<file path="design/flow/design.v">
`timescale 1ns / 1ns
module complex_multiplier
    #(parameter integer     OPERAND_WIDTH_A = 16,  
      parameter integer     OPERAND_WIDTH_B = 16,  
      parameter integer     OPERAND_WIDTH_OUT = 32,   
      parameter integer     STAGES = 6,   
      parameter             BLOCKING = 0,
      parameter             ROUND_MODE = 0,
      parameter integer     GROWTH_BITS = 0,   
      parameter             BYTE_ALIGNED = 1,
      localparam            EFF_PORT_WIDTH_A = BYTE_ALIGNED ? ((OPERAND_WIDTH_A*2+15)/16)*16 : OPERAND_WIDTH_A * 2,
      localparam            EFF_PORT_WIDTH_B = BYTE_ALIGNED ? ((OPERAND_WIDTH_B*2+15)/16)*16 : OPERAND_WIDTH_B * 2,
      localparam            EFF_PORT_WIDTH_OUT = BYTE_ALIGNED ? ((OPERAND_WIDTH_OUT*2+15)/16)*16 : OPERAND_WIDTH_OUT * 2
    )
    (   
        input                                           aclk,
        input                                           aresetn,
		input                                           rounding_cy,
        input               [EFF_PORT_WIDTH_A - 1 : 0]    s_axis_a_tdata,
        output reg                                      s_axis_a_tready,
        input                                           s_axis_a_tvalid,
        input               [EFF_PORT_WIDTH_B - 1 : 0]    s_axis_b_tdata,
        output reg                                      s_axis_b_tready,
        input                                           s_axis_b_tvalid,
        output reg  		[EFF_PORT_WIDTH_OUT - 1 : 0]  m_axis_dout_tdata,
        output reg                                      m_axis_dout_tvalid,
        input                                           m_axis_dout_tready
        );
    localparam INPUT_WIDTH_A = OPERAND_WIDTH_A * 2;
    localparam INPUT_WIDTH_B = OPERAND_WIDTH_B * 2;
    localparam OUTPUT_WIDTH  = OPERAND_WIDTH_OUT * 2;
    localparam TRUNC_BITS = (INPUT_WIDTH_A + INPUT_WIDTH_B - OUTPUT_WIDTH)/2 + 1 + GROWTH_BITS;
    localparam OUTPUT_PADDING = EFF_PORT_WIDTH_OUT - OUTPUT_WIDTH;
    localparam CALCULATION_STAGES = 6;    
    reg        [STAGES : 0]                     tvalid;
    reg        [EFF_PORT_WIDTH_OUT-1:0]         tdata [STAGES-2:0];
    wire signed [OPERAND_WIDTH_A-1:0] a_r = s_axis_a_tdata[OPERAND_WIDTH_A - 1 : 0];
    wire signed [OPERAND_WIDTH_A-1:0] a_i = s_axis_a_tdata[EFF_PORT_WIDTH_A / 2 + OPERAND_WIDTH_A - 1 : EFF_PORT_WIDTH_A / 2];
    wire signed [OPERAND_WIDTH_B-1:0] b_r = s_axis_b_tdata[OPERAND_WIDTH_B - 1 : 0];
    wire signed [OPERAND_WIDTH_B-1:0] b_i = s_axis_b_tdata[EFF_PORT_WIDTH_B / 2 + OPERAND_WIDTH_B - 1 : EFF_PORT_WIDTH_B / 2];
    reg signed [OPERAND_WIDTH_A + OPERAND_WIDTH_B : 0] mult_r, mult_i, mult_0, common, common_r1, common_r2, p_r_int, p_i_int;
    reg signed [OPERAND_WIDTH_A - 1 : 0] a_r_d, a_i_d, a_r_dd, a_i_dd, a_r_ddd, a_i_ddd, a_r_dddd, a_i_dddd;
    reg signed [OPERAND_WIDTH_B - 1 : 0] b_r_d, b_i_d, b_r_dd, b_i_dd, b_r_ddd, b_i_ddd;
    reg                          a_valid_d, b_valid_d;
    reg signed [OPERAND_WIDTH_A : 0] a_dd_common;
    reg signed [OPERAND_WIDTH_B : 0] a_dd_r, a_dd_i;
    reg        [STAGES - 1 : 0]  rounding_cy_buf ;
    wire signed [OPERAND_WIDTH_OUT - 1 : 0] result_r;
    wire signed [OPERAND_WIDTH_OUT - 1 : 0] result_i;
    wire signed [OPERAND_WIDTH_A + OPERAND_WIDTH_B + 1 - 1 : 0] temp1, temp2;
    localparam rounding_cy_buf_index = CALCULATION_STAGES - 1;
    wire signed [OPERAND_WIDTH_A + OPERAND_WIDTH_B + 1 - 1 : 0] rounding_cy_extended = {{(OPERAND_WIDTH_A + OPERAND_WIDTH_B){1'b0}}, rounding_cy_buf[rounding_cy_buf_index]};
	if (ROUND_MODE == 0 || TRUNC_BITS == 0) begin
        assign temp1 = p_r_int >>> TRUNC_BITS;
        assign temp2 = p_i_int >>> TRUNC_BITS;
		assign result_r = temp1[OPERAND_WIDTH_OUT - 1 : 0];
		assign result_i = temp2[OPERAND_WIDTH_OUT - 1 : 0];    
	end
	else begin
        wire signed [OPERAND_WIDTH_A + OPERAND_WIDTH_B + 1 - 1 : 0] point5_correction = {{(OPERAND_WIDTH_A + OPERAND_WIDTH_B + 1 - TRUNC_BITS){1'b0}}, 1'b0, {(TRUNC_BITS-1){1'b1}}} + rounding_cy_extended;
        assign temp1 = (p_r_int + point5_correction) >>> TRUNC_BITS;
        assign temp2 = (p_i_int + point5_correction) >>> TRUNC_BITS;
		assign result_r = temp1[OPERAND_WIDTH_OUT-1:0];
		assign result_i = temp2[OPERAND_WIDTH_OUT-1:0];    
	end
    integer i;
    always @(posedge aclk) begin
        if (!aresetn) begin
            tvalid <= 0;
            a_valid_d <= 0;
            b_valid_d <= 0;
            m_axis_dout_tvalid <= 0;
        end
        else begin
            a_valid_d <= s_axis_a_tvalid;
            b_valid_d <= s_axis_b_tvalid;
            a_r_d <= a_r;
            a_i_d <= a_i;
            b_r_d <= b_r;
            b_i_d <= b_i;
            if (ROUND_MODE == 1)
                rounding_cy_buf[0] <= rounding_cy;
            else if (ROUND_MODE == 2)   
                rounding_cy_buf[0] <= ~rounding_cy_buf[0];
            if (BLOCKING == 1 && m_axis_dout_tready == 0 && m_axis_dout_tvalid == 1) begin 
                m_axis_dout_tvalid <= 0;
                m_axis_dout_tdata <= {(OUTPUT_WIDTH){1'b0}};
                s_axis_a_tready <= 0;
                s_axis_b_tready <= 0;
            end
            else begin
                s_axis_a_tready <= 1;
                s_axis_b_tready <= 1;
                a_dd_common <= a_r_d - a_i_d;
                a_r_dd <= a_r_d;
                a_i_dd <= a_i_d;
                b_r_dd <= b_r_d;
                b_i_dd <= b_i_d;
                a_r_ddd <= a_r_dd;
                a_i_ddd <= a_i_dd;
                b_r_ddd <= b_r_dd;
                b_i_ddd <= b_i_dd;
                mult_0 <= a_dd_common * b_i_dd;
                a_r_dddd <= a_r_ddd;
                a_i_dddd <= a_i_ddd;
                a_dd_r <= b_r_ddd - b_i_ddd;
                a_dd_i <= b_r_ddd + b_i_ddd;
                common <= mult_0;
                mult_r <= a_dd_r * a_r_dddd;
                mult_i <= a_dd_i * a_i_dddd;
                common_r1 <= common;
                common_r2 <= common;
                p_r_int <= mult_r + common_r1;
                p_i_int <= mult_i + common_r2;
                for (i = 1; i<STAGES; i = i + 1) begin
                    rounding_cy_buf[i] <= rounding_cy_buf[i-1];
                end
                tvalid[0] <= a_valid_d & b_valid_d;
                for (i = 1; i<(STAGES); i = i+1) begin
                    tvalid[i] <= tvalid[i-1];
                end
                m_axis_dout_tvalid <= tvalid[STAGES-2];
                if (STAGES > CALCULATION_STAGES) begin
                    tdata[0] <= {{(OUTPUT_PADDING/2){result_i[OPERAND_WIDTH_OUT - 1]}}, result_i,
                        {(OUTPUT_PADDING/2){result_r[OPERAND_WIDTH_OUT - 1]}}, result_r};
                    for (i = 1; i<(STAGES-CALCULATION_STAGES); i = i+1) begin
                        tdata[i] <= tdata[i-1];
                    end
                    m_axis_dout_tdata <= tdata[STAGES - CALCULATION_STAGES - 1];
                end
                else begin
                     m_axis_dout_tdata <= {{(OUTPUT_PADDING/2){result_i[OPERAND_WIDTH_OUT - 1]}}, result_i,
                         {(OUTPUT_PADDING/2){result_r[OPERAND_WIDTH_OUT - 1]}}, result_r};
                end
            end
        end
    end
endmodule
</file>
<file path="design/flow/run.sh">
#!/bin/bash
# the make line also repeats each setting of config.mk as NAME=value (left out here)
make -C /OpenROAD-flow-scripts/flow DESIGN_CONFIG=/design/flow/config.mk WORK_HOME=/design/flow/orfs CLKGATE_MAP_FILE= finish
</file>
<file path="design/flow/config.mk">
export PLATFORM = sky130hd
export DESIGN_NAME = complex_multiplier
export DESIGN_NICKNAME = complex_multiplier
export VERILOG_FILES = /design/flow/design.v
export SDC_FILE = /design/flow/constraint.sdc
export NUM_CORES = 4
export LEC_CHECK = 0
export CAP_MARGIN = 20
export CORE_MARGIN = 2
export CORE_UTILIZATION = 64
export SLEW_MARGIN = 20
</file>
<file path="design/flow/constraint.sdc">
create_clock -name core_clock -period 8.55 [get_ports {aclk}]
set_input_delay 1.7100 -clock core_clock [delete_from_list [all_inputs] [get_ports {aclk}]]
set_output_delay 1.7100 -clock core_clock [all_outputs]
set_load 0.01 [all_outputs]
</file>
==> Changelog: implementation, run 1 <==
### Metrics

- Status: no timing/DRC/antenna violations
- Top FF cell, synth: edfxtp_1
- Buf/Inv on CP: 3
- CTS root buffer: clkbuf_16
- # port buffers: 132
- Final Skew: 97.83 ps
- Top cells by count: inv_1 (988), fa_1 (833), edfxtp_1 (567)
- Worst Setup SP: a_i_dddd[1]$_DFFE_PP_
- Clk Latency, worst-skew pair: 690 ps
- Worst min path class: reg2reg
- Vias/cell: 5.439
- Xor+xnor area frac: 3.217%
- Hold Crit Depth: 0
- Routed wire length: 110.7 mm
- RSZ-0062 raised after global routing: no
- Worst r2r path cells: 20
- Ys cells: 4754
- Basic Gates by Area: 10.95%
- Number of enable flip-flop cells: 567
- Critical path's most frequent cell: fa_1
- CP endpoint: mult_i[31]$_DFFE_PP_
- CP startpoint kind: register
- DRT iter0 DRCs: 2261
- Nets: 6102
- Via count: 32410
- Final setup fails: 0
- Flops after synth: 575
- Total gr overflow: 0
- Max Clk Rate: 141.1 MHz
- Clk sink count: 575
- CP Cell Sequence: nand2_1 -> inv_1 -> fa_1 -> fa_1 -> fa_1 -> fa_1 -> fa_1 -> inv_1 -> fa_1 -> inv_1 -> ha_1 -> and4_1 -> and3_1 -> nand4_1 -> nor3_1 -> o31ai_1 -> a31oi_1 -> a21o_1 -> a21oi_1 -> xnor2_1
- Vias in the first global route: 34290
- Worst endpoint required time: 8940 ps
- Hold Crit Start: a_r_dd[5]$_DFFE_PP_
- Max Cap Viol: 0
- Ao+oa area frac: 5.912%
- CTS tree: built
- Post-synth ARST share: 0%
- Fp util: 64.77%
- CTS Buffer Depth: 3
- Final min period: 7087 ps
- Post_cts resized: 0
- Critical path's slowest cell: fa_1
- Rows: 105
- Tool Warnings: 48
- Slew HR: 29.53%
- Post-CTS Setup Inserts: 0
- Top cell area share: 31.91%
- Clock-pin slew on the worst setup and hold paths: 60 ps
- Top-count cell post-synth: inv_1
- Cell accounting for the most synthesized area: edfxtp_1
- Post-DP HPWL: 90.09 mm
- Largest net degree at the start of global routing: 176
- Core Region: 82370 sq um
- Yosys adder share: 39.74%
- CP top delay family: adder cells
- Register share after synthesis: 32.21%
- Ant diodes: 0
- First-pass GRT wire length: 181.8 mm
- Tcrit/Tclk final: 82.89%
- Final hold vios: 0
- Worst R2R End: mult_i[31]$_DFFE_PP_
- Hold path endpoint: a_r_ddd[5]$_DFFE_PP_
- Instance count on the critical path: 20
- Worst Setup End Kind: register
- Unique cell types: 71
- Critical Path Max Stage Delay: 990 ps
- CTS hold repair buffers: 0
- MUX area fraction: 0.07504%
- Final antenna-violating net count: 0
- Antenna violations before repair: 2
- Final GP Congestion: 0.9005
- Main area contributors: edfxtp_1 (32%), fa_1 (31%), ha_1 (8.5%)
- Max FO, Critical Path: 17
- Wire per inst: 18.58 um
- Htree depth: 2
- I/O pins: 137
- Slew Limit Fails: 0
- Finished Layout Cells: 5958
- Chip Area: 85690 sq um
- P&R area growth vs syn: 8.217%
- RR Startpoint: a_i_dddd[1]$_DFFE_PP_
- Setup TNS: 0 ps
- CP arrival: 7470 ps
- Avg Inst Size Synth: 11.22 sq um
- DR DRC count: 0
- Die width: 292.7 um
- Yosys Chip Area: 53360 sq um
- DIE HEIGHT: 292.7 um
- Dpl cells: 5844
- Total CTS buffers: 61
- Mapped Cells: 4754
- Top logic family: adder cells
- WHS: 408.2 ps
- Cell area after synthesis: 53360 sq um
- Crit Path Category: reg2reg
- Tot GR Track Use: 27.42%
- Reg2Reg Setup Slack: 1460 ps
- Yosys warnings: 1
- Worst-margin pin slew: 1057 ps
- First-pass DRT Iterations: 5
## through the flow
step	worst slack, ps	util, %	instance area, sq um
floorplan	2244	-	53360
global placement	1547	67.59	55670
detailed placement	1445	67.59	55670
CTS	1387	70.10	57740
global route	1072	70.10	57740
finish	1463	70.10	57740
## routing by layer
metal / vias to the layer above / track usage, % / wire length (um)
met5: - / 0 / 0
met4: 0 / 7.992 / 3362
li1: 15140 / - / -
met1: 16320 / 37.81 / 48290
met2: 784 / 46.03 / 53440
met3: 167 / 3.688 / 5613
## layout make-up
class	instances	area, sq um
multi-input cells	3061	31970
fillers	6162	24630
flip-flops and latches	575	17190
inverters	988	3709
clock buffers	69	1556
repair buffers	150	1474
well taps	1070	1339
clock inverters	45	510.5
==> run 2: changes to the inputs <==
- CAP_MARGIN: 20 -> 30
- CORE_UTILIZATION: 64 -> 72
- clock period: 8.55 -> 4.66 ns (I/O delays scaled with it)
==> run 2 against run 1 <==
  * The layout now fails its checks (setup timing)
  * Critical endpoint is now mult_0[31]$_DFFE_PP_
  * Routed wire length rose by 38%
  * Final cell count rose by 8.9%
  * Synthesized cell count did not move
  * Non-clock buffer count rose by 640
==> Changelog: implementation, run 2 <==
### Metrics

- Slew HR: 30.47% (+0.95 points)
- Die width: 276.2 um (-5.6%)
- CP top delay family: adder cells
- Flops after synth: 575 (unchanged)
- Via count: 38910 (+20%)
- Cell area after synthesis: 53360 sq um (unchanged)
- CTS tree: built
- Number of enable flip-flop cells: 567 (unchanged)
- Yosys adder share: 39.74% (unchanged)
- Clk Latency, worst-skew pair: 680 ps (about the same)
- Yosys warnings: 1 (unchanged)
- Max FO, Critical Path: 7 (-10)
- Routed wire length: 152.6 mm (+38%)
- Final antenna-violating net count: 0 (unchanged)
- RR Startpoint: b_i_dd[6]$_DFFE_PP_
- Tcrit/Tclk final: 139.5% (+57 points)
- Top logic family: adder cells
- CTS root buffer: clkbuf_16
- CTS hold repair buffers: 0 (unchanged)
- Top-count cell post-synth: inv_1
- Xor+xnor area frac: 3.217% (unchanged)
- Max Clk Rate: 153.8 MHz (+9.0%)
- Clock-pin slew on the worst setup and hold paths: 60 ps (about the same)
- DRT iter0 DRCs: 3842 (+70%)
- Critical path's most frequent cell: fa_1
- Total gr overflow: 0 (unchanged)
- CP Cell Sequence: buf_12 -> buf_12 -> and2_4 -> fa_1 -> inv_1 -> fa_1 -> fa_2 -> inv_2 -> fa_2 -> fa_1 -> inv_1 -> fa_1 -> inv_1 -> ha_4 -> a21o_1 -> a21oi_4 -> o21a_1 -> o21ai_2 -> a31oi_2 -> o21ai_4 -> o31ai_4 -> mux2i_1 -> nand3_1
- Yosys Chip Area: 53360 sq um (unchanged)
- Largest net degree at the start of global routing: 102 (-42%)
- Worst R2R End: mult_0[31]$_DFFE_PP_
- CP arrival: 6900 ps (-570 ps)
- Pre-CTS WS: -1438 ps (-2883 ps)
- Buf/Inv on CP: 6 (+3)
- DR DRC count: 0 (unchanged)
- Worst-margin pin slew: 1039 ps (-17.73 ps)
- Avg Inst Size Synth: 11.22 sq um (unchanged)
- First-pass DRT Iterations: 6 (+1)
- Worst Setup SP: b_i_dd[6]$_DFFE_PP_
- Hold Crit Depth: 0 (unchanged)
- Dpl cells: 6262 (+7.2%)
- Status: finished with violations
- Top FF cell, synth: edfxtp_1
- Fin worst setup slack: -1842 ps (-3305 ps)
- Main area contributors: edfxtp_1 (32%), fa_1 (31%), ha_1 (8.5%)
- Unique cell types: 71 (unchanged)
- Worst r2r path cells: 23 (+15%)
- Setup TNS: -87430 ps (-87430 ps)
- Finished Layout Cells: 6486 (+8.9%)
- Fp util: 72.88% (+8.1 points)
- Instance count on the critical path: 23 (+15%)
- CTS Buffer Depth: 3 (unchanged)
- Basic Gates by Area: 10.95% (unchanged)
- Cell accounting for the most synthesized area: edfxtp_1
- Final Skew: 53.91 ps (-43.93 ps)
- # port buffers: 132 (unchanged)
- Slew Limit Fails: 0 (unchanged)
- Reg2Reg Setup Slack: -1840 ps (-3310 ps)
- Wire per inst: 23.52 um (+27%)
- Final GP Congestion: 0.9698 (+7.7%)
- Critical Path Max Stage Delay: 580 ps (-410 ps)
- CP endpoint: mult_0[31]$_DFFE_PP_
- DIE HEIGHT: 276.2 um (-5.6%)
- MUX area fraction: 0.07504% (unchanged)
- Worst Setup End Kind: register
- Final min period: 6502 ps (-584.8 ps)
- Critical path's slowest cell: fa_2
- Ys cells: 4754 (unchanged)
- Post-DP HPWL: 105.6 mm (+17%)
- RSZ-0062 raised after global routing: yes
- First-pass GRT wire length: 223.0 mm (+23%)
- Worst min path class: reg2reg
- Nets: 6740 (+10%)
- Post-synth ARST share: 0% (unchanged)
- Register share after synthesis: 32.21% (unchanged)
- Hold path endpoint: b_r_dd[12]$_DFFE_PP_
- CP startpoint kind: register
- P&R area growth vs syn: 22.93%
- Worst endpoint required time: 5050 ps (-3890 ps)
- I/O pins: 137 (unchanged)
- Final hold vios: 0 (unchanged)
- Vias/cell: 5.999 (+10%)
- Core Region: 73210 sq um (-11%)
- Chip Area: 76300 sq um (-11%)
- Tool Warnings: 53 (+10%)
- Rows: 99 (-5.7%)
- Final setup fails: 75 (+75)
- Hold Crit Start: b_r_d[12]$_DFFE_PP_
- Max Cap Viol: 0 (unchanged)
- Antenna violations before repair: 9 (+7)
- Vias in the first global route: 41660 (+22%)
- Top cell area share: 31.91% (unchanged)
- Ao+oa area frac: 5.912% (unchanged)
- Failed Checks: setup timing
- Clk sink count: 575 (unchanged)
- Mapped Cells: 4754 (unchanged)
- Htree depth: 2 (unchanged)
- Crit Path Category: reg2reg
- Total CTS buffers: 59 (-3.3%)
- Top cells by count: inv_1 (988), fa_1 (833), edfxtp_1 (567)
- Tot GR Track Use: 37.81% (+10 points)
## run 2: cell type report
type                    count  area (sq um)
multi-input cells        3061         34290
fillers                  2999          7617
clock inverters            42         471.7
diodes                      2         5.005
well taps                 959          1200
repair buffers            790          7208
clock buffers              69          1514
inverters                 988          3716
flip-flops and latches    575         17190
## run 2: layer usage
metal | up-vias | track usage [%] | wire length [um]
met3 | 819 | 7.698 | 13570
met2 | 2472 | 64.64 | 74110
met4 | 12 | 20.33 | 12230
met1 | 19210 | 45.51 | 52550
met5 | - | 0 | 96
li1 | 16400 | - | -
## run 2: metrics by stage
step | hold slack, ps | instance area (sq um) | util (%)
floorplan | 400.3 | 54710 | -
global placement | 400.9 | 60800 | 83.06
detailed placement | 404.5 | 60800 | 83.06
CTS | 408.1 | 64480 | 88.08
global route | 422.8 | 65580 | 89.59
finish | 408.7 | 65590 | 89.59
## run 2: what timing repair did
action,CTS,global route
pin swaps,141,176
setup endpoints to repair,75,76
buffers inserted,76,57
gates resized,295,224
cloned,2,1
==> run 3: changes to the inputs <==
- CAP_MARGIN: 30 -> 20
- CTS_CLUSTER_DIAMETER: not set -> 373
- CTS_CLUSTER_SIZE: not set -> 25
- HOLD_SLACK_MARGIN: not set -> 0.13
- PLACE_DENSITY_LB_ADDON: not set -> 0.01
- SETUP_SLACK_MARGIN: not set -> 1.78
- clock period: 4.66 -> 6.12 ns (I/O delays scaled with it)
==> run 3 against run 2 <==
  * Maximum frequency increased by 5.1%
  * Routed wire length decreased by 18%
  * First-iteration DRC count decreased by 25%
  * Die area unchanged
  * Clock-buffer cell count decreased by 35
  * Register-to-register slack improved by 1800 ps
  * Synthesized cell count unchanged
  * Critical path depth increased by 3
  * The layout still fails its checks (setup timing)
==> Changelog: implementation, run 3 <==
### Metrics

- Status: finished with violations
- Failed Checks: setup timing
- Largest net degree at the start of global routing: 167 (+64%)
- Max FO, Critical Path: 5 (-2)
- Hold Crit Start: a_r_dd[15]$_DFFE_PP_
- # fillers: 3869 (+29%)
- Ao+oa area frac: 5.912% (unchanged)
- Reg2Reg Setup Slack: -70 ps (+1770 ps)
- Worst min path class: reg2reg
- Yosys warnings: 1 (unchanged)
- CTS Buffer Depth: 3 (unchanged)
- Yosys adder share: 39.74% (unchanged)
- Setup TNS: -104.6 ps (+87330 ps)
- Cell area after layout: 61850 sq um (-5.7%)
- Finished Layout Cells: 6140 (-5.3%)
- Pre-CTS WS: -47.99 ps (+1390 ps)
- Chip Area: 76300 sq um (unchanged)
- DR DRC count: 0 (unchanged)
- Fp util: 72.88% (unchanged)
- Worst Setup End Kind: register
- Critical path's slowest cell: fa_1
- Final setup fails: 4 (-95%)
- Register share after synthesis: 32.21% (unchanged)
- Worst endpoint required time: 6460 ps (+1410 ps)
- Nets: 6439 (-4.5%)
- WHS: 408.9 ps (+0.1580 ps)
- Die width: 276.2 um (unchanged)
- Vias/cell: 5.757 (-4.0%)
- I/O pins: 137 (unchanged)
- Hold path endpoint: a_r_ddd[15]$_DFFE_PP_
- DRT iter0 DRCs: 2894 (-25%)
- Top FF cell, synth: edfxtp_1
- Antenna violations before repair: 8 (-1)
- Vias in the first global route: 37150 (-11%)
- Via count: 35350 (-9.2%)
- Final hold vios: 0 (unchanged)
- Worst Setup SP: a_dd_i[6]$_DFFE_PP_
- # port buffers: 132 (unchanged)
- Total gr overflow: 0 (unchanged)
- Clk Latency, worst-skew pair: 650 ps (-30 ps)
- Worst R2R End: mult_i[32]$_DFFE_PP_
- Rows: 99 (unchanged)
- Ant diodes: 0 (-2)
- Cell accounting for the most synthesized area: edfxtp_1
- Final antenna-violating net count: 0 (unchanged)
- First-pass DRT Iterations: 5 (-1)
- Cell area after synthesis: 53360 sq um (unchanged)
- Top cells by count: inv_1 (988), fa_1 (833), edfxtp_1 (567)
- Max Clk Rate: 161.6 MHz (+5.1%)
- Top cell area share: 31.91% (unchanged)
- Instance count on the critical path: 26 (+13%)
- Final GP Congestion: 0.9850 (+1.6%)
- Avg Inst Size Synth: 11.22 sq um (unchanged)
- Multi-input logic area: 33960 sq um (-0.97%)
- MUX area fraction: 0.07504% (unchanged)
- Slew Limit Fails: 0 (unchanged)
- CP startpoint kind: register
- Tool Warnings: 54 (+1.9%)
- Crit Path Category: reg2reg
- P&R area growth vs syn: 15.92%
- DIE HEIGHT: 276.2 um (unchanged)
- Routed wire length: 125.6 mm (-18%)
- Dpl cells: 5943 (-5.1%)
- Top logic family: adder cells
- Post-synth ARST share: 0% (unchanged)
- Tot GR Track Use: 33.00% (-4.8 points)
- First-pass GRT wire length: 195.8 mm (-12%)
- RSZ-0062 raised after global routing: yes
- Worst r2r path cells: 26 (+13%)
- DP Area: 58320 sq um (-4.1%)
- Fin util: 84.49% (-5.1 points)
- Max Cap Viol: 0 (unchanged)
- Xor+xnor area frac: 3.217% (unchanged)
- CTS tree: built
- Worst-margin pin slew: 893.5 ps (-145.9 ps)
- Core Region: 73210 sq um (unchanged)
- Final Skew: 57.18 ps (+3.276 ps)
- Htree depth: 1 (-1)
- Post-DP HPWL: 96.49 mm (-8.6%)
- Tcrit/Tclk final: 101.1% (-38 points)
- Top-count cell post-synth: inv_1
- RR Startpoint: a_dd_i[6]$_DFFE_PP_
- CP top delay family: adder cells
- Final min period: 6188 ps (-314.8 ps)
- Basic Gates by Area: 10.95% (unchanged)
- Clock-pin slew on the worst setup and hold paths: 120 ps (+60 ps)
- Slew HR: 38.89% (+8.4 points)
- Critical Path Max Stage Delay: 540 ps (-40 ps)
- Critical path's most frequent cell: fa_1
- CP arrival: 6530 ps (-370 ps)
- Flops after synth: 575 (unchanged)
- Area occupied by registers: 17190 sq um (unchanged)
- Mapped Cells: 4754 (unchanged)
- Ys cells: 4754 (unchanged)
- Number of enable flip-flop cells: 567 (unchanged)
- Buf/Inv on CP: 9 (+3)
- Main area contributors: edfxtp_1 (32%), fa_1 (31%), ha_1 (8.5%)
- Clk sink count: 575 (unchanged)
- CP endpoint: mult_i[32]$_DFFE_PP_
- Wire per inst: 20.45 um (-13%)
- Fin worst setup slack: -67.64 ps (+1775 ps)
- Unique cell types: 71 (unchanged)
- Hold Crit Depth: 0 (unchanged)
- CTS root buffer: clkbuf_16
- Yosys Chip Area: 53360 sq um (unchanged)
- Total CTS buffers: 26 (-56%)
==> run 3: layout make-up <==
type                    instances  area share [%]
clock buffers                  34           1.100
clock inverters                 1         0.04855
inverters                     988           6.002
multi-input cells            3061           54.90
flip-flops and latches        575           27.79
well taps                     959           1.940
repair buffers                522           8.221
==> run 3: per-layer routing <==
layer	GRT usage [%]	up-vias	part of all wire, %
met5	0	-	0.010
li1	-	15760	-
met4	11.83	2	4.3
met3	6.329	290	8.5
met2	54.58	1601	48
met1	44.29	17700	39
==> run 3: repair_timing <==
| item | CTS | global route |
|---|---|---|
| gates resized | 153 | 233 |
| pin swaps | 105 | 164 |
| hold buffers | 0 | 0 |
| setup buffers | 97 | 63 |
| setup endpoints to repair | 76 | 77 |
| gates cloned | 2 | 0 |
==> run 4: changes to the inputs <==
- CORE_ASPECT_RATIO: not set -> 0.96
- CORE_UTILIZATION: 72 -> 16
- CTS_CLUSTER_DIAMETER: 373 -> not set
- CTS_CLUSTER_SIZE: 25 -> not set
- GPL_TIMING_DRIVEN: not set -> 0
- HOLD_SLACK_MARGIN: 0.13 -> not set
- MIN_ROUTING_LAYER: not set -> met2
- PLACE_DENSITY_LB_ADDON: 0.01 -> 0.0
- SETUP_SLACK_MARGIN: 1.78 -> -0.56
- TNS_END_PERCENT: not set -> 95
- clock period: 6.12 -> 7.64 ns (I/O delays scaled with it)
==> run 4 against run 3 <==
  * Clock-buffer cell count increased by 80
  * Non-clock buffer count decreased by 253
  * Still fails the layout checks on setup timing
  * Critical path type unchanged
==> Changelog: implementation, run 4 <==
### Metrics

- DIE HEIGHT: 569.8 um (+110%)
- First-pass DRT Iterations: 6 (+1)
- Worst endpoint required time: 8160 ps (+1700 ps)
- CTS root buffer: clkbuf_16
- Via count: 45920 (+30%)
- Critical path's most frequent cell: fa_1
- Largest net degree at the start of global routing: 85 (-49%)
- # fillers: 36420 (+840%)
- Core Region: 331500 sq um (+350%)
- Status: finished with violations
- Fin worst setup slack: -176.9 ps (-109.2 ps)
- Top-count cell post-synth: inv_1
- Worst-margin pin slew: 1112 ps (+218.5 ps)
- Hold path endpoint: a_i_ddd[5]$_DFFE_PP_
- Cell area after synthesis: 53360 sq um (unchanged)
- Slew Limit Fails: 0 (unchanged)
- Slew HR: 25.86% (-13 points)
- CP top delay family: adder cells
- # port buffers: 132 (unchanged)
- Worst Setup SP: a_r_dddd[2]$_DFFE_PP_
- Hold Crit Start: a_i_dd[5]$_DFFE_PP_
- Post-synth ARST share: 0% (unchanged)
- Worst r2r path cells: 20 (-23%)
- Unique cell types: 71 (unchanged)
- CTS hold repair buffers: 0 (unchanged)
- DRT iter0 DRCs: 3362 (+16%)
- Worst min path class: reg2reg
- Max Cap Viol: 0 (unchanged)
- Final min period: 7817 ps (+1629 ps)
- Critical Path Max Stage Delay: 820 ps (+280 ps)
- First-pass GRT wire length: 298.7 mm (+53%)
- Max Clk Rate: 127.9 MHz (-21%)
- Vias/cell: 4.835 (-16%)
- Reg2Reg Setup Slack: -180 ps (-110 ps)
- Avg Inst Size Synth: 11.22 sq um (unchanged)
- Yosys warnings: 1 (unchanged)
- Yosys Chip Area: 53360 sq um (unchanged)
- Rows: 207 (+110%)
- RSZ-0062 raised after global routing: yes
- CP arrival: 8340 ps (+1810 ps)
- CP Cell Sequence: buf_2 -> nand2_1 -> inv_1 -> fa_1 -> fa_1 -> fa_1 -> fa_1 -> fa_1 -> inv_1 -> fa_1 -> inv_1 -> ha_1 -> nand2_1 -> nor2_1 -> nand4_1 -> a311o_1 -> nand3_1 -> a21oi_1 -> o21ai_0 -> xor2_2
- Tool Warnings: 45 (-17%)
- Final setup fails: 7 (+3)
- Final hold vios: 0 (unchanged)
- Top cell area share: 31.91% (unchanged)
- CP endpoint: mult_r[30]$_DFFE_PP_
- Yosys adder share: 39.74% (unchanged)
- Hold Crit Depth: 0 (unchanged)
- Top logic family: adder cells
- Setup TNS: -485.7 ps (-381.1 ps)
- Fin util: 19.21% (-65 points)
- Worst Setup End Kind: register
- Total gr overflow: 0 (unchanged)
- DR DRC count: 0 (unchanged)
- Top cells by count: inv_1 (988), fa_1 (833), edfxtp_1 (567)
- Failed Checks: setup timing
- Total CTS buffers: 90 (+250%)
- Cell accounting for the most synthesized area: edfxtp_1
- MUX area fraction: 0.07504% (unchanged)
- Max FO, Critical Path: 10 (+5)
- Clk sink count: 575 (unchanged)
- Top FF cell, synth: edfxtp_1
- Crit Path Category: reg2reg
- Number of enable flip-flop cells: 567 (unchanged)
- Clock-pin slew on the worst setup and hold paths: 60 ps (-60 ps)
- Wire per inst: 22.09 um (+8.0%)
- Fp util: 16.09% (-57 points)
- Tcrit/Tclk final: 102.3% (+1.2 points)
- CTS Buffer Depth: 4 (+1)
- I/O pins: 137 (unchanged)
- Worst R2R End: mult_r[30]$_DFFE_PP_
- Final Skew: 126.5 ps (+69.27 ps)
- Instance count on the critical path: 20 (-23%)
- CTS tree: built
- Antenna violations before repair: 2 (-6)
- Xor+xnor area frac: 3.217% (unchanged)
- Main area contributors: edfxtp_1 (32%), fa_1 (31%), ha_1 (8.5%)
- Clk Latency, worst-skew pair: 850 ps (+200 ps)
- Critical path's slowest cell: fa_1
- Routed wire length: 209.9 mm (+67%)
- Die width: 593.4 um (+110%)
- Final GP Congestion: 0.7916 (-20%)
- Chip Area: 338100 sq um (+340%)
- RR Startpoint: a_r_dddd[2]$_DFFE_PP_
- Htree depth: 3 (+2)
- Tot GR Track Use: 19.19% (-14 points)
- Mapped Cells: 4754 (unchanged)
- Final antenna-violating net count: 0 (unchanged)
- P&R area growth vs syn: 19.34%
- Register share after synthesis: 32.21% (unchanged)
- CP startpoint kind: register
- Pre-CTS WS: -969.6 ps (-921.6 ps)
- Nets: 6250 (-2.9%)
- Basic Gates by Area: 10.95% (unchanged)
- Vias in the first global route: 59540 (+60%)
- Ao+oa area frac: 5.912% (unchanged)
- Post-DP HPWL: 174.3 mm (+81%)
- Ys cells: 4754 (unchanged)
- Flops after synth: 575 (unchanged)
- Buf/Inv on CP: 4 (-5)
run 4: routing by layer:
metal	track usage, %	vias up	part of all wire, %
met2	20.96	12960	49
li1	-	15440	-
met4	2.351	18	2.5
met5	2.582	-	0.43
met1	-	17120	0
met3	29.13	384	48
run 4: per-stage QoR:
step	hold WS [ps]	std cells	instance area [sq um]
after floorplan	400.3	4755	53360
after global placement	402.8	9276	60170
after detailed placement	404.5	9284	60430
after CTS	397.3	9443	63270
after global routing	388.7	9443	63530
final	364.0	9499	63670
run 4: layout make-up:
cell class,count,area [sq um],share of cell area [%]
Tap cell,4389,5492,8.624
Inverter,988,3709,5.824
Timing Repair Buffer,169,1848,2.902
Clock buffer,114,2385,3.745
Sequential cell,575,17190,26.99
Antenna cell,56,140.1,0.2201
Buffer,100,410.4,0.6445
Clock inverter,47,426.7,0.6701
Multi-Input combinational cell,3061,32080,50.38
run 4: what timing repair did:
item / CTS / global route
buffers inserted: 0 / 29
setup endpoints to repair: 8 / 17
resized: 11 / 31
==> run 5: changes to the inputs <==
- CORE_ASPECT_RATIO: 0.96 -> 0.7
- CORE_UTILIZATION: 16 -> 40
- CTS_CLUSTER_SIZE: not set -> 97
- GPL_ROUTABILITY_DRIVEN: not set -> 0
- GPL_TIMING_DRIVEN: 0 -> not set
- PLACE_DENSITY_LB_ADDON: 0.0 -> not set
- SETUP_SLACK_MARGIN: -0.56 -> not set
- TNS_END_PERCENT: 95 -> not set
- clock period: 7.64 -> 6.67 ns (I/O delays scaled with it)
==> run 5 against run 4 <==
  * Now clean on timing, DRC and antenna
  * Die area shrank 60%
  * Final cell count shrank 27%
  * Global-route usage grew 12 points
  * Clock skew shrank 83 ps
  * Clock-buffer cell count shrank 50
  * Critical path type unchanged
  * Largest cell class unchanged
==> Changelog: implementation, run 5 <==
### Metrics

- Critical path's most frequent cell: fa_1
- Final antenna-violating net count: 0 (unchanged)
- Cell accounting for the most synthesized area: edfxtp_1
- CP endpoint: mult_r[31]$_DFFE_PP_
- CTS root buffer: clkbuf_16
- Final Skew: 43.70 ps (-82.75 ps)
- MUX area fraction: 0.07504% (unchanged)
- Chip Area: 136400 sq um (-60%)
- CTS Buffer Depth: 3 (-1)
- # port buffers: 132 (unchanged)
- Top-count cell post-synth: inv_1
- Ys cells: 4754 (unchanged)
- Instance count on the critical path: 21 (+5.0%)
- Wire per inst: 19.92 um (-9.8%)
- Unique cell types: 71 (unchanged)
- I/O pins: 137 (unchanged)
- Ao+oa area frac: 5.912% (unchanged)
- Xor+xnor area frac: 3.217% (unchanged)
- Buf/Inv on CP: 4 (unchanged)
- Worst min path class: reg2reg
- Basic Gates by Area: 10.95% (unchanged)
- Final setup fails: 0 (-7)
- Final hold vios: 0 (unchanged)
- Avg Inst Size Synth: 11.22 sq um (unchanged)
- Worst endpoint required time: 7120 ps (-1040 ps)
- Flops after synth: 575 (unchanged)
- Slew Limit Fails: 0 (unchanged)
- P&R area growth vs syn: 14.15%
- DP Area: 57990 sq um (-4.0%)
- Rows: 112 (-46%)
- Worst r2r path cells: 21 (+5.0%)
- CTS tree: built
- DIE HEIGHT: 309.6 um (-46%)
- Cell area after synthesis: 53360 sq um (unchanged)
- Fp util: 40.16% (+24 points)
- Crit Path Category: reg2reg
- Yosys warnings: 1 (unchanged)
- Worst-margin pin slew: 1110 ps (-1.911 ps)
- Slew HR: 25.46% (-0.40 points)
- Vias/cell: 6.709 (+39%)
- Yosys adder share: 39.74% (unchanged)
- Top cells by count: inv_1 (988), fa_1 (833), edfxtp_1 (567)
- Core Region: 132800 sq um (-60%)
- RR Startpoint: a_r_dddd[1]$_DFFE_PP_
- Top FF cell, synth: edfxtp_1
- Max Cap Viol: 0 (unchanged)
- Via count: 46230 (+0.66%)
- Antenna violations before repair: 0 (-2)
- Vias in the first global route: 54250 (-8.9%)
- Worst Setup End Kind: register
- Nets: 6325 (+1.2%)
- Post-synth ARST share: 0% (unchanged)
- Htree depth: 2 (-1)
- Top cell area share: 31.91% (unchanged)
- DRT iter0 DRCs: 6489 (+93%)
- First-pass GRT wire length: 210.8 mm (-29%)
- Routed wire length: 137.3 mm (-35%)
- Main area contributors: edfxtp_1 (32%), fa_1 (31%), ha_1 (8.5%)
- Clk Latency, worst-skew pair: 720 ps (-130 ps)
- Tot GR Track Use: 30.72% (+12 points)
- Hold path endpoint: m_axis_dout_tdata[37]$_DFFE_PP_
- Clk sink count: 575 (unchanged)
- Total CTS buffers: 60 (-33%)
- Tool Warnings: 54 (+20%)
- Cell area after layout: 60900 sq um (-4.4%)
- Tcrit/Tclk final: 98.01% (-4.3 points)
- Yosys Chip Area: 53360 sq um (unchanged)
- Hold Crit Start: p_i_int[6]$_DFFE_PP_
- Hold Crit Depth: 0 (unchanged)
- Worst Setup SP: a_r_dddd[1]$_DFFE_PP_
- Post-DP HPWL: 103.7 mm (-40%)
- DR DRC count: 0 (unchanged)
- CP Cell Sequence: buf_8 -> nand2_1 -> fa_1 -> fa_1 -> fa_1 -> inv_1 -> fa_1 -> fa_1 -> inv_1 -> fa_1 -> inv_1 -> ha_1 -> a21oi_1 -> nor2_1 -> a211o_1 -> o31a_1 -> o31ai_4 -> nor3_1 -> or3_4 -> a21oi_4 -> xnor2_2
- Reg2Reg Setup Slack: 130 ps (+310 ps)
- Status: no timing/DRC/antenna violations
- CP arrival: 6990 ps (-1350 ps)
- Register share after synthesis: 32.21% (unchanged)
- WHS: 392.3 ps (+28.37 ps)
- Pre-CTS WS: 137.6 ps (+1107 ps)
- First-pass DRT Iterations: 11 (+5)
- CP startpoint kind: register
- Total gr overflow: 0 (unchanged)
- CP top delay family: adder cells
- Mapped Cells: 4754 (unchanged)
- Max FO, Critical Path: 16 (+6)
- Largest net degree at the start of global routing: 179 (+110%)
- Top logic family: adder cells
- Final min period: 6537 ps (-1280 ps)
- Die width: 440.5 um (-26%)
- Critical path's slowest cell: edfxtp_1
- Critical Path Max Stage Delay: 590 ps (-230 ps)
- Worst R2R End: mult_r[31]$_DFFE_PP_
- Fin worst setup slack: 132.9 ps (+309.8 ps)
- Max Clk Rate: 153.0 MHz (+20%)
- Number of enable flip-flop cells: 567 (unchanged)
- Clock-pin slew on the worst setup and hold paths: 60 ps (about the same)
-- run 5: area by class of cell --
class,instances,area (sq um)
tap,1767,2211
clock buffer,64,1516
multi-input combinational,3061,32080
antenna,13,32.53
inverter,988,3709
fill,12240,71940
clock inverter,48,544.3
timing repair buffer,374,3628
sequential,575,17190
-- run 5: layer usage --
metal	vias to the layer above	part of all wire (%)	global-route usage, %	routed length, um
li1	15530	-	-	-
met1	17230	0	-	0
met2	12320	45	31.96	62120
met3	1057	46	45.47	62960
met4	90	6.5	5.437	8972
met5	-	2.3	21.39	3214
-- run 5: repair_timing --
item	CTS	global route
endpoints found under the setup margin	0	24
buffers inserted	0	58
hold buffers	0	0
gates resized	0	30
-- run 5: stage by stage --
| step | util, % | instances | setup TNS (ps) |
|---|---|---|---|
| after floorplan | - | 4755 | 0 |
| after global placement | 43.65 | 6705 | 0 |
| after detailed placement | 43.65 | 6705 | 0 |
| after CTS | 45.20 | 6817 | 0 |
| after global routing | 45.82 | 6877 | -65.22 |
| final | 45.85 | 6890 | 0 |
==> run 6: changes to the inputs <==
- ABC_AREA: not set -> 1
- CAP_MARGIN: 20 -> 30
- CORE_UTILIZATION: 40 -> 70
- CTS_CLUSTER_DIAMETER: not set -> 253
- CTS_CLUSTER_SIZE: 97 -> 17
- GPL_ROUTABILITY_DRIVEN: 0 -> not set
- MIN_ROUTING_LAYER: met2 -> not set
- clock period: 6.67 -> 4.06 ns (I/O delays scaled with it)
==> run 6 against run 5 <==
  * The layout now fails its checks (setup timing)
  * Final cell count rose by 22%
  * Area after synthesis is 9.7% higher
  * Worst hold slack gained 20 ps
  * Core utilization is 43 points higher
  * Flip-flop count unchanged
  * Register-to-register slack lost 1900 ps
  * First-iteration DRC count up 0.92%
  * Maximum frequency grew 12%
  * Critical endpoint is now mult_i[32]$_DFFE_PP_
  * Largest cell class unchanged
  * Highest routed layer unchanged
==> Changelog: implementation, run 6 <==
### Metrics

- Antenna violations before repair: 2 (+2)
- Max Clk Rate: 171.3 MHz (+12%)
- Top cell area share: 29.09% (-2.8 points)
- Hold path endpoint: b_r_ddd[9]$_DFFE_PP_
- Crit Path Category: reg2reg
- Clk sink count: 575 (unchanged)
- Die width: 349.6 um (-21%)
- DR DRC count: 0 (unchanged)
- Ao+oa area frac: 2.685% (-3.2 points)
- Critical path's most frequent cell: nand2_1
- Fin util: 88.54% (+43 points)
- Via count: 50350 (+8.9%)
- Final antenna-violating net count: 0 (unchanged)
- Nets: 8567 (+35%)
- Slew Limit Fails: 0 (unchanged)
- MUX area fraction: 0% (-0.075 points)
- CP startpoint kind: register
- Vias in the first global route: 50460 (-7.0%)
- Avg Inst Size Synth: 8.806 sq um (-22%)
- Hold Crit Depth: 0 (unchanged)
- Final Skew: 37.42 ps (-6.283 ps)
- Routed length on met1: 64.95 mm (+64.95 mm)
- Tool Warnings: 51 (-5.6%)
- Top-count cell post-synth: nand2_1
- CTS Buffer Depth: 3 (unchanged)
- Core Region: 82580 sq um (-38%)
- Mapped Cells: 6646 (+40%)
- Tcrit/Tclk final: 143.8% (+46 points)
- Total CTS buffers: 39 (-35%)
- CP arrival: 6240 ps (-750 ps)
- Worst Setup End Kind: register
- Ys cells: 6646 (+40%)
- Ant diodes: 0 (-13)
- Register share after synthesis: 29.37% (-2.8 points)
- Worst min path class: reg2reg
- Xor+xnor area frac: 1.886% (-1.3 points)
- Yosys warnings: 1 (unchanged)
- Critical path's slowest cell: fa_2
- CP Cell Sequence: buf_6 -> buf_6 -> nand2_4 -> inv_2 -> fa_2 -> fa_2 -> buf_4 -> fa_2 -> inv_1 -> fa_1 -> inv_1 -> fa_1 -> fa_1 -> inv_1 -> nand2_1 -> nand2_1 -> nand2_1 -> nand2_1 -> nor2_1 -> o21ai_0 -> nand2_1 -> nand2_1 -> nand2_1
- Flops after synth: 575 (unchanged)
- Max Cap Viol: 0 (unchanged)
- CTS root buffer: clkbuf_16
- DIE HEIGHT: 245.9 um (-21%)
- RR Startpoint: a_dd_i[16]$_DFFE_PP_
- Critical Path Max Stage Delay: 610 ps (+20 ps)
- Fp util: 70.87% (+31 points)
- Worst Setup SP: a_dd_i[16]$_DFFE_PP_
- DRT iter0 DRCs: 6549 (+0.92%)
- Dpl cells: 8167 (+22%)
- Largest net degree at the start of global routing: 101 (-44%)
- Final setup fails: 82 (+82)
- Setup TNS: -111050 ps (-111050 ps)
- Wire per inst: 23.02 um (+16%)
- Slew HR: 42.84% (+17 points)
- Cell area after synthesis: 58520 sq um (+9.7%)
- Top cells by count: nand2_1 (1851), inv_1 (1771), fa_1 (833)
- Vias/cell: 5.999 (-11%)
- Max layer used: met5
- Failed Checks: setup timing
- Worst endpoint required time: 4470 ps (-2650 ps)
- Buf/Inv on CP: 7 (+3)
- Htree depth: 2 (unchanged)
- Clock-pin slew on the worst setup and hold paths: 100 ps (+40 ps)
- P&R area growth vs syn: 24.94%
- Tot GR Track Use: 40.95% (+10 points)
- Total gr overflow: 0 (unchanged)
- CP endpoint: mult_i[32]$_DFFE_PP_
- Cell accounting for the most synthesized area: edfxtp_1
- Clk Latency, worst-skew pair: 640 ps (-80 ps)
- I/O pins: 137 (unchanged)
- Rows: 88 (-21%)
- Routed wire length: 193.2 mm (+41%)
- Yosys Chip Area: 58520 sq um (+9.7%)
- Instance count on the critical path: 23 (+9.5%)
- Reg2Reg Setup Slack: -1780 ps (-1910 ps)
- Worst R2R End: mult_i[32]$_DFFE_PP_
- Final min period: 5839 ps (-697.8 ps)
- # port buffers: 132 (unchanged)
- Unique cell types: 40 (-44%)
- Chip Area: 85970 sq um (-37%)
- CTS tree: built
- Post-synth ARST share: 0% (unchanged)
- Worst r2r path cells: 23 (+9.5%)
- Number of enable flip-flop cells: 567 (unchanged)
- Main area contributors: edfxtp_1 (29%), fa_1 (28%), nand2_1 (12%)
- Status: finished with violations
- First-pass DRT Iterations: 9 (-2)
- First-pass GRT wire length: 268.8 mm (+28%)
- Fin worst setup slack: -1779 ps (-1912 ps)
- Basic Gates by Area: 16.95% (+6.0 points)
- Met3 wire length: 26.08 mm (-59%)
- Max FO, Critical Path: 5 (-11)
- Yosys adder share: 36.23% (-3.5 points)
- Top logic family: adder cells
- Top FF cell, synth: edfxtp_1
- Hold Crit Start: b_r_dd[9]$_DFFE_PP_
- Final GP Congestion: 1.015
- Finished Layout Cells: 8393 (+22%)
- Worst-margin pin slew: 857.4 ps (-252.8 ps)
- CP top delay family: adder cells
- Metal2 WL: 86.78 mm (+40%)
- Post-DP HPWL: 129.4 mm (+25%)
- RSZ-0062 raised after global routing: yes
- Final hold vios: 0 (unchanged)
[run 6: cell type report]
class                      count  area [sq um]
clock inverter                 3         55.05
fill                        3636          9460
inverter                    1810          6859
sequential                   575         17190
multi-input combinational   4071         38590
clock buffer                  49          1035
timing repair buffer         805          8046
tap                         1080          1351
[run 6: routing by layer]
metal | global-route usage [%] | up-vias
met1 | 53.17 | 23800
met5 | 0 | -
li1 | - | 20930
met3 | 10.49 | 1357
met4 | 18.88 | 2
met2 | 65.31 | 4256
[run 6: timing repair]
action,CTS,global route
hold buffers,0,0
setup endpoints to repair,81,81
gates cloned,5,4
gates resized,597,496
buffers inserted,89,92
endpoints found under the hold margin,0,0
pin swaps,375,403
[run 6: metrics by stage]
step | instance area, sq um | setup slack (ps) | hold slack (ps)
finish | 73120 | -1779 | 412.7
detailed placement | 66880 | -1602 | 404.5
global placement | 66880 | -1430 | 387.7
global route | 73120 | -1848 | 415.3
floorplan | 61240 | -1128 | 386.4
CTS | 70890 | -1469 | 410.9
==> run 7: changes to the inputs <==
- CAP_MARGIN: 30 -> 20
- CELL_PAD_IN_SITES_GLOBAL_PLACEMENT: not set -> 3
- CORE_UTILIZATION: 70 -> 32
- CTS_CLUSTER_DIAMETER: 253 -> 100
- CTS_CLUSTER_SIZE: 17 -> 25
- GPL_ROUTABILITY_DRIVEN: not set -> 1
- PLACE_DENSITY_LB_ADDON: not set -> 0.09
- SLEW_MARGIN: 20 -> 10
- clock period: 4.06 -> 8.21 ns (I/O delays scaled with it)
==> run 7 against run 6 <==
  * The run now finishes clean
  * Area after synthesis unchanged
  * Global-route usage decreased by 22 points
  * Core utilization decreased by 54 points
==> Changelog: implementation, run 7 <==
### Metrics

- Tcrit/Tclk final: 82.26% (-62 points)
- CTS hold repair buffers: 0 (unchanged)
- Register share after synthesis: 29.37% (unchanged)
- Rows: 131 (+49%)
- Wire per inst: 19.07 um (-17%)
- Top FF cell, synth: edfxtp_1
- CP Cell Sequence: nand2_1 -> inv_1 -> fa_1 -> fa_1 -> inv_1 -> fa_1 -> fa_1 -> inv_1 -> fa_1 -> fa_1 -> ha_1 -> nand2_1 -> nor2_1 -> nand2_1 -> nor3_1 -> nand2_1 -> nand3_1 -> nand2_1
- Worst-margin pin slew: 1120 ps (+262.7 ps)
- Max Clk Rate: 148.1 MHz (-14%)
- Clk sink count: 575 (unchanged)
- Hold Crit Start: tvalid[1]$_SDFF_PN0_
- Routed wire length: 172.9 mm (-11%)
- CP startpoint kind: register
- I/O pins: 137 (unchanged)
- Core Region: 181900 sq um (+120%)
- Top logic family: adder cells
- DRT iter0 DRCs: 2612 (-60%)
- DIE HEIGHT: 361.8 um (+47%)
- Top-count cell post-synth: nand2_1
- DR DRC count: 0 (unchanged)
- First-pass GRT wire length: 269.6 mm (+0.32%)
- Clock-pin slew on the worst setup and hold paths: 100 ps (about the same)
- Cell area after synthesis: 58520 sq um (unchanged)
- # fillers: 19010 (+420%)
- Top cells by count: nand2_1 (1851), inv_1 (1771), fa_1 (833)
- # port buffers: 132 (unchanged)
- Via count: 40000 (-21%)
- Clk Latency, worst-skew pair: 660 ps (+20 ps)
- WHS: 410.1 ps (-2.525 ps)
- CTS root buffer: clkbuf_16
- Antenna violations before repair: 9 (+7)
- Worst endpoint required time: 8550 ps (+4080 ps)
- Yosys Chip Area: 58520 sq um (unchanged)
- Critical Path Max Stage Delay: 1070 ps (+460 ps)
- Fp util: 32.17% (-39 points)
- Slew Limit Fails: 0 (unchanged)
- MUX area fraction: 0% (unchanged)
- CTS Buffer Depth: 3 (unchanged)
- Total gr overflow: 0 (unchanged)
- Worst r2r path cells: 18 (-22%)
- Main area contributors: edfxtp_1 (29%), fa_1 (28%), nand2_1 (12%)
- Final min period: 6753 ps (+914.0 ps)
- Post-DP HPWL: 146.1 mm (+13%)
- Buf/Inv on CP: 3 (-4)
- Tot GR Track Use: 19.22% (-22 points)
- Critical path's slowest cell: edfxtp_1
- RSZ-0062 raised after global routing: no
- Crit Path Category: reg2reg
- Worst Setup SP: a_r_dddd[1]$_DFFE_PP_
- Post_cts resized: 0 (-100%)
- Chip Area: 186400 sq um (+120%)
- Mapped Cells: 6646 (unchanged)
- Slew HR: 25.33% (-18 points)
- First-pass DRT Iterations: 5 (-4)
- Worst R2R End: mult_r[30]$_DFFE_PP_
- Final hold vios: 0 (unchanged)
- Yosys warnings: 1 (unchanged)
- Max FO, Critical Path: 17 (+12)
- Vias/cell: 4.411 (-26%)
- Status: no timing/DRC/antenna violations
- Flops after synth: 575 (unchanged)
- Ao+oa area frac: 2.685% (unchanged)
- Worst min path class: reg2reg
- Final setup fails: 0 (-100%)
- Tool Warnings: 56 (+9.8%)
- Total CTS buffers: 36 (-7.7%)
- Cell accounting for the most synthesized area: edfxtp_1
- Top cell area share: 29.09% (unchanged)
- Hold path endpoint: tvalid[2]$_SDFF_PN0_
- Critical path's most frequent cell: fa_1
- P&R area growth vs syn: 8.704%
- Max Cap Viol: 0 (unchanged)
- Number of enable flip-flop cells: 567 (unchanged)
- CP endpoint: mult_r[30]$_DFFE_PP_
- Avg Inst Size Synth: 8.806 sq um (unchanged)
- Basic Gates by Area: 16.95% (unchanged)
- Worst Setup End Kind: register
- CP arrival: 7100 ps (+860 ps)
- Htree depth: 2 (unchanged)
- Final GP Congestion: 0.8168 (-20%)
- Finished Layout Cells: 9069 (+8.1%)
- Xor+xnor area frac: 1.886% (unchanged)
- CP top delay family: adder cells
- Largest net degree at the start of global routing: 138 (+37%)
- Hold Crit Depth: 2 (+2)
- Unique cell types: 40 (unchanged)
- Post-CTS Setup Inserts: 0 (-100%)
- DP Area: 62350 sq um (-6.8%)
- Vias in the first global route: 42930 (-15%)
- Instance count on the critical path: 18 (-22%)
- RR Startpoint: a_r_dddd[1]$_DFFE_PP_
- Post-synth ARST share: 0% (unchanged)
- Die width: 515.1 um (+47%)
- Setup TNS: 0 ps (+111050 ps)
- CTS tree: built
- Nets: 7916 (-7.6%)
- Final Skew: 61.01 ps (+23.59 ps)
- Dpl cells: 9006 (+10%)
- Cell area after layout: 63620 sq um (-13%)
- Final antenna-violating net count: 0 (unchanged)
- Ys cells: 6646 (unchanged)
- Yosys adder share: 36.23% (unchanged)
- Reg2Reg Setup Slack: 1460 ps (+3240 ps)
[run 7: final cells by class]
| type | count | area [sq um] | share of cell area [%] |
|---|---|---|---|
| tap | 2394 | 2995 | 4.708 |
| timing repair buffer | 157 | 1584 | 2.490 |
| inverter | 1810 | 6794 | 10.68 |
| antenna | 3 | 7.507 | 0.01180 |
| clock buffer | 40 | 925.9 | 1.455 |
| clock inverter | 19 | 316.6 | 0.4976 |
| multi-input combinational | 4071 | 33810 | 53.14 |
| sequential | 575 | 17190 | 27.02 |
[run 7: per-stage QoR]
stage          setup WS (ps)  utilization (%)
2_1_floorplan           2636                -
3_3_place_gp            1483            34.26
3_5_place_dp            1461            34.27
4_1_cts                 1370            34.95
5_1_grt                 1030            34.96
6_report                1457            34.97
[run 7: per-layer routing]
layer  share of wire (%)  global-route usage (%)
met5               0.014                       0
met4                 1.4                   2.875
met3                 3.9                   2.352
met2                  42                   29.41
met1                  52                   29.45
==> run 8: changes to the inputs <==
- CELL_PAD_IN_SITES_GLOBAL_PLACEMENT: 3 -> not set
- CORE_ASPECT_RATIO: 0.7 -> 0.73
- CORE_UTILIZATION: 32 -> 72
- CTS_CLUSTER_DIAMETER: 100 -> 253
- CTS_CLUSTER_SIZE: 25 -> 17
- GPL_ROUTABILITY_DRIVEN: 1 -> not set
- HOLD_SLACK_MARGIN: not set -> 0.07
- PLACE_DENSITY_LB_ADDON: 0.09 -> not set
- SETUP_SLACK_MARGIN: not set -> -0.45
- SLEW_MARGIN: 10 -> 20
- clock period: 8.21 -> 4.47 ns (I/O delays scaled with it)
==> run 8 against run 7 <==
  * Largest cell class unchanged
  * Clock-buffer cell count rose by 13
  * Register-to-register slack got worse by 3200 ps
  * Global-route usage rose by 25 points
  * Synthesized cell count did not move
  * The layout now fails its checks (setup timing)
  * Core utilization rose by 53 points
  * Critical path type unchanged
==> Changelog: implementation, run 8 <==
### Metrics

- DRT iter0 DRCs: 8075 (+210%)
- Worst-margin pin slew: 879.2 ps (-240.8 ps)
- Critical path's most frequent cell: fa_1
- Critical path's slowest cell: fa_1
- Finished Layout Cells: 8369 (-7.7%)
- # port buffers: 132 (unchanged)
- Worst Setup End Kind: register
- Metal2 WL: 89.17 mm (+22%)
- Max Cap Viol: 0 (unchanged)
- Ao+oa area frac: 2.685% (unchanged)
- CTS hold repair buffers: 0 (unchanged)
- Xor+xnor area frac: 1.886% (unchanged)
- Routed wire length: 207.1 mm (+20%)
- Met3 wire length: 30.63 mm (+350%)
- Final setup fails: 79 (+79)
- Status: finished with violations
- Worst R2R End: mult_r[22]$_DFFE_PP_
- DR DRC count: 0 (unchanged)
- CTS root buffer: clkbuf_16
- Htree depth: 2 (unchanged)
- CP Cell Sequence: buf_12 -> nand2_1 -> fa_1 -> fa_2 -> fa_1 -> fa_1 -> inv_1 -> fa_1 -> inv_1 -> fa_1 -> inv_2 -> ha_4 -> nand2_4 -> buf_6 -> o21bai_4 -> inv_2 -> nand2_1 -> nand2_1 -> nand4_1 -> nand2_1
- Ys cells: 6646 (unchanged)
- CP endpoint: mult_r[22]$_DFFE_PP_
- Final GP Congestion: 0.9862 (+21%)
- MUX area fraction: 0% (unchanged)
- First-pass DRT Iterations: 20 (+15)
- Vias in the first global route: 51900 (+21%)
- Top cell area share: 29.09% (unchanged)
- Max FO, Critical Path: 16 (-1)
- Final min period: 6196 ps (-557.3 ps)
- Final antenna-violating net count: 0 (unchanged)
- Rows: 89 (-32%)
- Via count: 51940 (+30%)
- Wire per inst: 24.75 um (+30%)
- Critical Path Max Stage Delay: 790 ps (-280 ps)
- RSZ-0062 raised after global routing: yes
- Hold path endpoint: b_r_ddd[2]$_DFFE_PP_
- Hold Crit Start: b_r_dd[2]$_DFFE_PP_
- Tot GR Track Use: 44.11% (+25 points)
- Cell area after synthesis: 58520 sq um (unchanged)
- Failed Checks: setup timing
- Largest net degree at the start of global routing: 103 (-25%)
- CP startpoint kind: register
- Avg Inst Size Synth: 8.806 sq um (unchanged)
- Total CTS buffers: 39 (+8.3%)
- Clk sink count: 575 (unchanged)
- Buf/Inv on CP: 6 (+3)
- Final hold vios: 0 (unchanged)
- Die width: 337.7 um (-34%)
- First-pass GRT wire length: 277.8 mm (+3.0%)
- CTS Buffer Depth: 3 (unchanged)
- Nets: 8516 (+7.6%)
- Mapped Cells: 6646 (unchanged)
- Tool Warnings: 53 (-5.4%)
- Clock-pin slew on the worst setup and hold paths: 120 ps (+20 ps)
- Yosys warnings: 1 (unchanged)
- Crit Path Category: reg2reg
- Core Region: 80620 sq um (-56%)
- Routed length on met1: 65.90 mm (-27%)
- Worst min path class: reg2reg
- Worst r2r path cells: 20 (+2)
- CTS tree: built
- I/O pins: 137 (unchanged)
- DIE HEIGHT: 247.6 um (-32%)
- Max Clk Rate: 161.4 MHz (+9.0%)
- Worst endpoint required time: 4830 ps (-3720 ps)
- Cell accounting for the most synthesized area: edfxtp_1
- Fin worst setup slack: -1726 ps (-3183 ps)
- Main area contributors: edfxtp_1 (29%), fa_1 (28%), nand2_1 (12%)
- Clk Latency, worst-skew pair: 680 ps (+20 ps)
- Total gr overflow: 0 (unchanged)
- Vias/cell: 6.206 (+41%)
- Flops after synth: 575 (unchanged)
- Fp util: 72.59% (+40 points)
- Worst Setup SP: a_r_dddd[2]$_DFFE_PP_
- Unique cell types: 40 (unchanged)
- RR Startpoint: a_r_dddd[2]$_DFFE_PP_
- Max layer used: met5
- Tcrit/Tclk final: 138.6% (+56 points)
- Hold Crit Depth: 0 (-2)
- Top logic family: adder cells
- Number of enable flip-flop cells: 567 (unchanged)
- Yosys Chip Area: 58520 sq um (unchanged)
- Antenna violations before repair: 16 (+7)
- Yosys adder share: 36.23% (unchanged)
- Top-count cell post-synth: nand2_1
- Top cells by count: nand2_1 (1851), inv_1 (1771), fa_1 (833)
- Top FF cell, synth: edfxtp_1
- Reg2Reg Setup Slack: -1730 ps (-3180 ps)
- Basic Gates by Area: 16.95% (unchanged)
- Fin util: 88.37% (+53 points)
- Final Skew: 91.14 ps (+30.12 ps)
- Register share after synthesis: 29.37% (unchanged)
- CP arrival: 6550 ps (-550 ps)
- Dpl cells: 8183 (-9.1%)
- CP top delay family: adder cells
- P&R area growth vs syn: 21.74%
- Slew Limit Fails: 0 (unchanged)
- Chip Area: 83610 sq um (-55%)
- Instance count on the critical path: 20 (+2)
- WHS: 379.3 ps (-30.84 ps)
- Post-synth ARST share: 0% (unchanged)
- Post-DP HPWL: 132.8 mm (-9.1%)
- Slew HR: 41.39% (+16 points)
-- run 8: stage by stage --
step	cell area [sq um]	setup TNS [ps]	setup slack, ps
floorplan	60520	-34410	-719.6
global placement	66540	-59260	-1037
detailed placement	66540	-68540	-1157
CTS	69650	-60750	-1026
global route	71220	-109970	-1923
finish	71250	-101700	-1726
-- run 8: layer usage --
| layer | vias to the layer above | GRT usage [%] |
|---|---|---|
| met3 | 1907 | 11.91 |
| li1 | 20850 | - |
| met5 | - | 0.3450 |
| met2 | 5099 | 69.79 |
| met1 | 24060 | 54.32 |
| met4 | 30 | 27.83 |
-- run 8: area by class of cell --
cell class                      instances  area [sq um]
Clock inverter                          3         55.05
Tap cell                             1092          1366
Sequential cell                       575         17190
Timing Repair Buffer                  754          7298
Inverter                             1810          6835
Clock buffer                           53          1050
Antenna cell                           11         27.53
Fill cell                            3547          9374
Multi-Input combinational cell       4071         37430
-- run 8: repair_timing --
| item | in CTS | in global routing |
|---|---|---|
| hold endpoints to repair | 0 | 0 |
| gates cloned | 4 | 0 |
| setup buffers | 75 | 60 |
| pin swaps | 257 | 231 |
| gates resized | 418 | 345 |
| endpoints found under the setup margin | 75 | 75 |
